## try-sierra
==> flow/design.v <==
module conv_1d #(
    parameter DATA_WIDTH  = 8,
    parameter KERNEL_SIZE = 16
) (
    input logic clk,
    input logic arst_n,
    input  logic [DATA_WIDTH-1:0] signal_data,
    input  logic                  signal_vld,
    input  logic                  signal_last,
    output logic                  signal_rdy,
    input  logic [KERNEL_SIZE*DATA_WIDTH-1:0] kernel,
    output logic [DATA_WIDTH*2+$clog2(KERNEL_SIZE)-1:0] result_data,
    output logic                    result_vld,
    output logic                    result_last,
    input  logic                    result_rdy
);
  localparam PRODUCT_WIDTH = (DATA_WIDTH * 2);
  localparam RESULT_WIDTH  = PRODUCT_WIDTH + $clog2(KERNEL_SIZE);
  logic [KERNEL_SIZE-1:0][DATA_WIDTH-1:0] signal_buf;
  logic shift_vld;
  logic shift_last;
  always_ff @(posedge clk or negedge arst_n) begin
    if (!arst_n) begin
      signal_buf <= '0;
      shift_vld <= 1'b0;
      shift_last <= 1'b0;
    end else begin 
      if (signal_vld) begin  
        signal_buf <= {signal_data, signal_buf[KERNEL_SIZE-1:1]}; 
      end
      shift_vld <= signal_vld;
      shift_last <= signal_vld & signal_last;
    end
  end
  logic [KERNEL_SIZE-1:0][PRODUCT_WIDTH-1:0] products;
  always_comb begin
    for (int i = 0; i < KERNEL_SIZE; i++) begin
      products[i] = kernel[i*DATA_WIDTH +: DATA_WIDTH] * signal_buf[i];
    end
  end
  logic [KERNEL_SIZE-1:0][PRODUCT_WIDTH-1:0] products_buf;
  logic products_vld;
  logic products_last;
  always_ff @(posedge clk or negedge arst_n) begin
    if (!arst_n) begin
      products_buf <= '0;
      products_vld <= 1'b0;
      products_last <= 1'b0;
    end else begin
      products_buf <= products;
      products_vld <= shift_vld;
      products_last <= shift_last;
    end
  end
  logic [RESULT_WIDTH-1:0] sum;
  always_comb begin
    sum = 0;
    for (int i = 0; i < KERNEL_SIZE; i++) begin
      sum += products_buf[i];
    end
  end
  logic [RESULT_WIDTH-1:0] sum_buf;
  logic sum_vld;
  logic sum_last;
  always_ff @(posedge clk or negedge arst_n) begin
    if (!arst_n) begin
      sum_buf <= '0;
      sum_vld <= 1'b0;
      sum_last <= 1'b0;
    end else begin
      sum_buf <= sum;
      sum_vld <= products_vld;
      sum_last <= products_last;
    end
  end
  assign result_data = sum_buf;
  assign result_vld  = sum_vld;
  assign result_last = sum_last;
  assign signal_rdy  = 1'b1;
endmodule
clock: 5.17 ns
lec_check: 0
cap_margin: 15
core_margin: 2
core_utilization: 72
hold_slack_margin: 0.3
setup_slack_margin: 0.67
slew_margin: 30
tns_end_percent: 5
run.sh (not shown) runs the stock make flow with config.mk's settings and CLKGATE_MAP_FILE=.
Ran to the end and failed final checks on setup timing: try-sierra.
Setup changes, try-sierra to try-zinc
- clearing HOLD_SLACK_MARGIN, which used to be 0.3
- clearing SETUP_SLACK_MARGIN, which used to be 0.67
- swapping 30 for 20 in SLEW_MARGIN
- swapping 15 for 20 in CAP_MARGIN
- swapping 72 for 57 in CORE_UTILIZATION
- swapping 5.17 for 4.83 in the clock period (ns, I/O delays scaled along)
### Flow results
- Complete run, failing final checks: try-zinc, reason setup timing.
- [try-zinc] utilization fell 18 points relative to try-sierra
- Compared to try-sierra, try-zinc has share of the clock period used by the worst path after layout 4.1 points higher.
- | required time of the worst setup path | higher: try-sierra |
- Summary of try-zinc over try-sierra: non-clock buffer total of the final layout went up 190, number of vias after detailed routing went down by 3.1%, filler-free cell count of the finished design went up.
- Of try-zinc and try-sierra, it is try-zinc that has the higher chip area.
- Looking at worst path setup slack after routing, try-zinc sits 0.18 ns below try-sierra.
Setup changes, try-zinc to try-tundra
- CORE_UTILIZATION now 59, was 57
- TNS_END_PERCENT no longer set, was 5
- the clock period (ns, I/O delays scaled along) now 5.78, was 4.83
--- outcome ---
- try-tundra completed; timing, DRC and antenna clean
- Sum of met3 wire segment lengths after detailed routing, try-tundra vs try-zinc: down by more than 10%
- Against try-zinc as the reference, try-tundra delivers a higher minimum clock period after layout.
- Height of the die was lower in try-tundra than in try-zinc.
- Clock buffer instance count of the final layout (lower): try-tundra
- [compare] base=try-zinc new=try-tundra: utilization after layout down 1.3 points; design area down about 5%.
- Per the comparison of try-tundra with try-zinc, total of plain and repair buffers excluding clock buffers fell 57%, total half-perimeter wirelength after legalization and detailed placement moved down, transition at the pin with the smallest max-transition slack shows a reduction of 0.12 ns.


Setup of build 45:
// conv_1d: RTL as listed in full above, without the edits since
clock: 5.17 ns
lec_check: 0
cap_margin: 15
core_margin: 2
core_utilization: 72
setup_slack_margin: 0.67
slew_margin: 20
| build 45 | all stages done | FAIL | negative setup slack |
Here is what was changed in the inputs of build 6 compared with build 45.
# build 45
export LEC_CHECK = 0
export CAP_MARGIN = 15
export CORE_MARGIN = 2
export CORE_UTILIZATION = 72
export SETUP_SLACK_MARGIN = 0.67
export SLEW_MARGIN = 20
create_clock -name core_clock -period 5.17 [get_ports {clk}]
# build 6
export LEC_CHECK = 0
export CAP_MARGIN = 20
export CORE_MARGIN = 2
export CORE_UTILIZATION = 72
export CTS_CLUSTER_SIZE = 24
export SETUP_SLACK_MARGIN = 0.68
export SLEW_MARGIN = 20
create_clock -name core_clock -period 5.21 [get_ports {clk}]
[summary]
Of build 45 and build 6, not a single run came through the flow clean. The flow for build 6 finished, though final verification flagged negative setup slack. Against build 45, build 6 reports a via count of the first global-routing pass that is lower. Build 6 reports a higher buffers plus inverters on the worst setup path than build 45 does. Between build 45 and build 6, final cycle utilization of the critical path decreased. Compared with build 45, the router placed fewer vias in build 6. Setup slack (higher): build 6.
Here is what was changed in the inputs of build 66 compared with build 6.
# build 6
export LEC_CHECK = 0
export CAP_MARGIN = 20
export CORE_MARGIN = 2
export CORE_UTILIZATION = 72
export CTS_CLUSTER_SIZE = 24
export SETUP_SLACK_MARGIN = 0.68
export SLEW_MARGIN = 20
create_clock -name core_clock -period 5.21 [get_ports {clk}]
# build 66
export LEC_CHECK = 0
export CAP_MARGIN = 20
export CORE_MARGIN = 2
export CORE_UTILIZATION = 40
export SLEW_MARGIN = 20
create_clock -name core_clock -period 6.0 [get_ports {clk}]
Findings:
Build 66 reached the end of the flow, and the finished layout is clean on the timing, DRC and antenna checks. From build 6 to build 66 the numbers moved as follows: initial antenna violation count shows an increase of 5; fmax shows a reduction of 0.0077 GHz; data arrival time of the worst path shows an increase of 0.28 ns. Compared with build 6, in build 66 overall track demand over capacity in global routing shrank by 16 points; number of non-clock buffers shrank by 270; first-iteration DRC count shrank by 792. Run comparison: build 66 start point of the critical path products_buf[98]$_DFF_PN0_; build 6 start point of the critical path products_buf[146]$_DFF_PN0_. Setup slack in build 66 is larger than in build 6.
Here is what was changed in the inputs of build 15 compared with build 66.
# build 66
export LEC_CHECK = 0
export CAP_MARGIN = 20
export CORE_MARGIN = 2
export CORE_UTILIZATION = 40
export SLEW_MARGIN = 20
create_clock -name core_clock -period 6.0 [get_ports {clk}]
# build 15
export LEC_CHECK = 0
export CAP_MARGIN = 20
export CORE_MARGIN = 2
export CORE_UTILIZATION = 72
export CTS_CLUSTER_SIZE = 15
export SETUP_SLACK_MARGIN = 0.81
export SLEW_MARGIN = 20
create_clock -name core_clock -period 5.61 [get_ports {clk}]
Findings:
Going from build 66 to build 15, diode insertion count for antenna repair moved down; placement-stage worst setup slack moved down; total wire length after detailed routing level. [build 15 vs build 66] data required time of the critical path: lower in build 15. Clock insertion delay at the later pin of the skew report was higher in the run labelled build 66. Measured against each other, build 15 and build 66 differ in critical path depth, the lower figure coming from build 15. The run showing the smaller core occupancy in the finished layout is build 66.


Setup of run 1:
Starts from the design.v that is shown in full above.
Settings: LEC_CHECK=0, CAP_MARGIN=20, CORE_MARGIN=2, CORE_UTILIZATION=72, PLACE_DENSITY=0.92, SETUP_SLACK_MARGIN=-0.02, SLEW_MARGIN=20; clock period 5.62 ns.
The flow for run 1 finished, though final verification flagged setup timing.
#### Input delta (run 2 over run 1)
Settings: a deleted SETUP_SLACK_MARGIN that had been -0.02; a change of CORE_UTILIZATION from 72 to 70; a deleted PLACE_DENSITY that had been 0.92; a change of the clock period (ns, I/O delays scaled along) from 5.62 to 5.26.
Results
Every stage of run 2 finished as expected; the final checks, on the other hand, flagged setup timing, which means the layout fails. Final layout net count went up by a few percent going from run 1 to run 2. Run 2 vs. run 1: proportion of cell area spent on the clock network about even, final count of negative-setup-slack endpoints shrank by 16. Run 2 against run 1: timing-limited maximum frequency climbed about 25%; wire length on met1 dropped about 1.1%; final area climbed about 2%; amount of wire on met2 after detailed routing dropped about 20%.
diff inputs: run 2 => run 3
Settings: setting TNS_END_PERCENT to 75 for the first time; changing CORE_UTILIZATION from 70 to 72; setting CORE_ASPECT_RATIO to 0.71 for the first time; setting CTS_CLUSTER_SIZE to 32 for the first time; changing CAP_MARGIN from 20 to 10; setting SETUP_SLACK_MARGIN to 0.71 for the first time.
### Flow results
The flow completed for run 3, but it is not clean: the layout still shows setup timing. Per the comparison of run 3 with run 2, sum of negative setup slack has decreased, data required time of the critical path has remained practically unchanged, via count has increased. Status: area used by sequential logic in the layout parity (run 2, run 3). Changes observed in run 3 relative to run 2: final routed wirelength across all metal layers +about 4.7%, share of cell area taken by flip-flops and latches -0.20 points. [compare] base=run 2 new=run 3: design area has increased.
## Diff of input files: run 4 against run 3
Settings: CTS_CLUSTER_SIZE: 32 -> unset; CORE_ASPECT_RATIO: 0.71 -> unset; CAP_MARGIN: 10 -> 0; SETUP_SLACK_MARGIN: 0.71 -> -0.02; TNS_END_PERCENT: 75 -> unset; the clock period (ns, I/O delays scaled along): 5.26 -> 5.62.
==> comparison <==
Every stage of the flow completed for run 4, and the final layout passed the timing, DRC and antenna checks. Lower combinational share of cell area goes to run 3 over run 4. Run 4: placed instance area 2.6% below run 3. [compare] base=run 3 new=run 4: design area down about 3.3%, met1 demand-to-capacity share in global routing down 5.3 points, worst setup slack up 0.22 ns.
